== job 3250 ==
==> flow/design.v <==
`timescale 1ns / 1ps
module Cordic_Machine(clock_pulse, reset, x_input, y_input, z_input, x_output, y_output, z_output, flag);
	input clock_pulse;
	input reset;  
	parameter fractional_bit = 22;
	parameter iteration_number = 22;
	input signed [fractional_bit+2:0] x_input;
	input signed [fractional_bit+2:0] y_input;
	input signed [fractional_bit+2:0] z_input;
	output signed [fractional_bit+2:0] x_output;
	output signed [fractional_bit+2:0] y_output;
	output signed [fractional_bit+2:0] z_output;
	output flag;  
	reg signed [fractional_bit+2:0] x_temp_result;
	reg signed [fractional_bit+2:0] y_temp_result;
	reg signed [fractional_bit+2:0] z_temp_result;
	reg [5:0] counter;  
	wire signed [fractional_bit+2:0] LUT_Atan [0:iteration_number];
	assign LUT_Atan[00] = 25'b000_0010000000000000000000;    
	assign LUT_Atan[01] = 25'b000_0001001011100100000000;   
	assign LUT_Atan[02] = 25'b000_0000100111111011001110;  
	assign LUT_Atan[03] = 25'b000_0000010100010001000100;
	assign LUT_Atan[04] = 25'b000_0000001010001011000011;
	assign LUT_Atan[05] = 25'b000_0000000101000101110101;
	assign LUT_Atan[06] = 25'b000_0000000010100010111101;
	assign LUT_Atan[07] = 25'b000_0000000001010001011111;
	assign LUT_Atan[08] = 25'b000_0000000000101000101111;
	assign LUT_Atan[09] = 25'b000_0000000000010100010111;
	assign LUT_Atan[10] = 25'b000_0000000000001010001011;
	assign LUT_Atan[11] = 25'b000_0000000000000101000101;
	assign LUT_Atan[12] = 25'b000_0000000000000010100010;
	assign LUT_Atan[13] = 25'b000_0000000000000001010001;
	assign LUT_Atan[14] = 25'b000_0000000000000000101000;
	assign LUT_Atan[15] = 25'b000_0000000000000000010100;
	assign LUT_Atan[16] = 25'b000_0000000000000000001010;
	assign LUT_Atan[17] = 25'b000_0000000000000000000101;
	assign LUT_Atan[18] = 25'b000_0000000000000000000010;
	assign LUT_Atan[19] = 25'b000_0000000000000000000001;
	assign LUT_Atan[20] = 25'b000_0000000000000000000000;
	assign LUT_Atan[21] = 25'b000_0000000000000000000000;
	assign LUT_Atan[22] = 25'b000_0000000000000000000000;
	always @(posedge clock_pulse) 
		begin
			if (reset)
				begin
					counter <= 0;
				end
			else if (counter == 0) 
				begin
					x_temp_result <= x_input;
					y_temp_result <= y_input;
					z_temp_result <= z_input;
					counter <= counter +1;
				end
			else 
				begin
					x_temp_result <= z_temp_result[fractional_bit+2] ? x_temp_result + (y_temp_result >>> (counter-1))
																					 : x_temp_result - (y_temp_result >>> (counter-1));
					y_temp_result <= z_temp_result[fractional_bit+2] ? y_temp_result - (x_temp_result >>> (counter-1))
																					 : y_temp_result + (x_temp_result >>> (counter-1));
					z_temp_result <= z_temp_result[fractional_bit+2] ? z_temp_result + LUT_Atan[counter-1]
																					 : z_temp_result - LUT_Atan[counter-1];
					counter <= (counter + 1) % (iteration_number);
				end
		end
	assign flag  = (counter == iteration_number-1) ? 1: 0;
	assign x_output = x_temp_result;
	assign y_output = y_temp_result;
	assign z_output = z_temp_result;
endmodule
export LEC_CHECK = 0
export ABC_AREA = 0
export CAP_MARGIN = 20
export CORE_MARGIN = 2
export CORE_UTILIZATION = 60
export CTS_CLUSTER_SIZE = 68
export HOLD_SLACK_MARGIN = -0.09
export SETUP_SLACK_MARGIN = -0.05
export SLEW_MARGIN = 20
create_clock -name core_clock -period 4.98 [get_ports {clock_pulse}]
run.sh (not shown) runs the stock make flow with config.mk's settings and CLKGATE_MAP_FILE=.
global routing: job 3250 exited with error
[inputs] job 5094 vs job 3250
Settings: CORE_UTILIZATION: 60 -> 32; CTS_CLUSTER_SIZE: 68 -> unset; SETUP_SLACK_MARGIN: -0.05 -> unset; ABC_AREA: 0 -> unset; HOLD_SLACK_MARGIN: -0.09 -> unset; the clock period (ns, I/O delays scaled along): 4.98 -> 5.86.
## What came out
No stage failed in job 5094, and the final checks on the layout all came back clean.
In job 5094 relative to job 3250, die height had gone up by more than a quarter.
Between job 5094 and job 3250, the difference in number of buffers inserted by hold repair at cts is negligible.
Job 5094: placeable core area higher than job 3250
Changes in job 926 relative to job 5094:
Settings: ABC_AREA newly set to 0; CTS_CLUSTER_SIZE newly set to 35; CORE_UTILIZATION changed from 32 to 58; SETUP_SLACK_MARGIN newly set to -0.05; the clock period (ns, I/O delays scaled along) changed from 5.86 to 4.98.
Findings:
- Taking job 5094 as the reference point, the worst setup slack after placement of job 926 falls by 0.66 ns.
- Job 926 vs job 5094 on share of the core filled by cells before placement: job 926 is the higher one.
- The flow ran to completion for all of job 926 and job 5094 but job 926, which stopped partway.
- | total of cells resized after clock tree synthesis | job 926 vs job 5094 | 84 higher |
- As far as area share of xor/xnor cells in the synthesized design goes, job 926 and job 5094 are indistinguishable; the numbers are identical.
- The detailed-placement wirelength estimate was comparable across job 926 and job 5094.
- Side by side, total setup buffers inserted after CTS turned out higher in job 926 than in job 5094.
- NOTE placement row count job 5094->job 926 decreased by more than a quarter
- Changes observed in job 926 relative to job 5094: netlist area before placement roughly the same; die area now sits lower.
#### Input delta (job 1727 over job 926)
Settings: CTS_CLUSTER_SIZE now 80, was 35; TNS_END_PERCENT now 5, previously not set.
Results
- [job 1727] flow finished | final checks: failed | reasons: negative setup slack
- Setup slack after placement delta (job 1727 − job 926): unfavourable
- Diff job 926 -> job 1727: die height held, number of enable flip-flop cells held, row count held.
- [compare] base=job 926 new=job 1727: simple-gate share of the synthesized area essentially unchanged; number of placed instances with taps included increased 20; routability congestion estimate increased about 4.4%; number of gates resized after cts decreased about 4.7%.
### job 1727 -> job 2175
Settings: CTS_CLUSTER_SIZE no longer set, was 80; TNS_END_PERCENT no longer set, was 5; CORE_UTILIZATION now 49, was 58.
==> results <==
What the final checks of job 2175 revealed, after a flow that finished every stage, was a layout that fails on negative setup slack.
Per the comparison of job 2175 with job 1727, routability congestion estimate from global placement lower, routed wire length -1.7%, post-synthesis to final-layout area growth grew by 7.9 points.
Job 2175 vs job 1727: internal power of the cells up in job 2175
The sequential cell area share of job 2175 is lower than that of job 1727.
Job 2175 against job 1727: design area went up by 5.2%; required time at the endpoint of the critical path was more or less identical; horizontal die dimension went up by 8.6%; non-clock buffer count went up by about 9%; instance count on the critical path went up by 2.
Between job 2175 and job 1727, the setup clock skew after layout figures differ only marginally.
Input-level comparison between job 8501 and job 2175:
Settings: CORE_UTILIZATION now 40, was 49; ABC_AREA no longer set, was 0; SETUP_SLACK_MARGIN no longer set, was -0.05; the clock period (ns, I/O delays scaled along) now 5.86, was 4.98.
==> results <==
- Although job 2175 finished all stages, its layout failed final checks on negative setup slack.
- The final layout from job 8501, which completed every stage, passed the timing, design-rule and antenna checks at the end of the flow.
- Per the comparison of job 8501 with job 2175, final critical-path required period +0.018 ns, fraction of area in registers +1.9 points, routed wire length -10%, portion of total power attributed to combinational logic -3.9 points, area of the chip +0.0058 mm².
- | met2 routing resource usage after global routing | lower: job 8501 |
- Job 8501 gives less final cell count than job 2175 did.
Power is estimated from default activity; no workload was simulated.
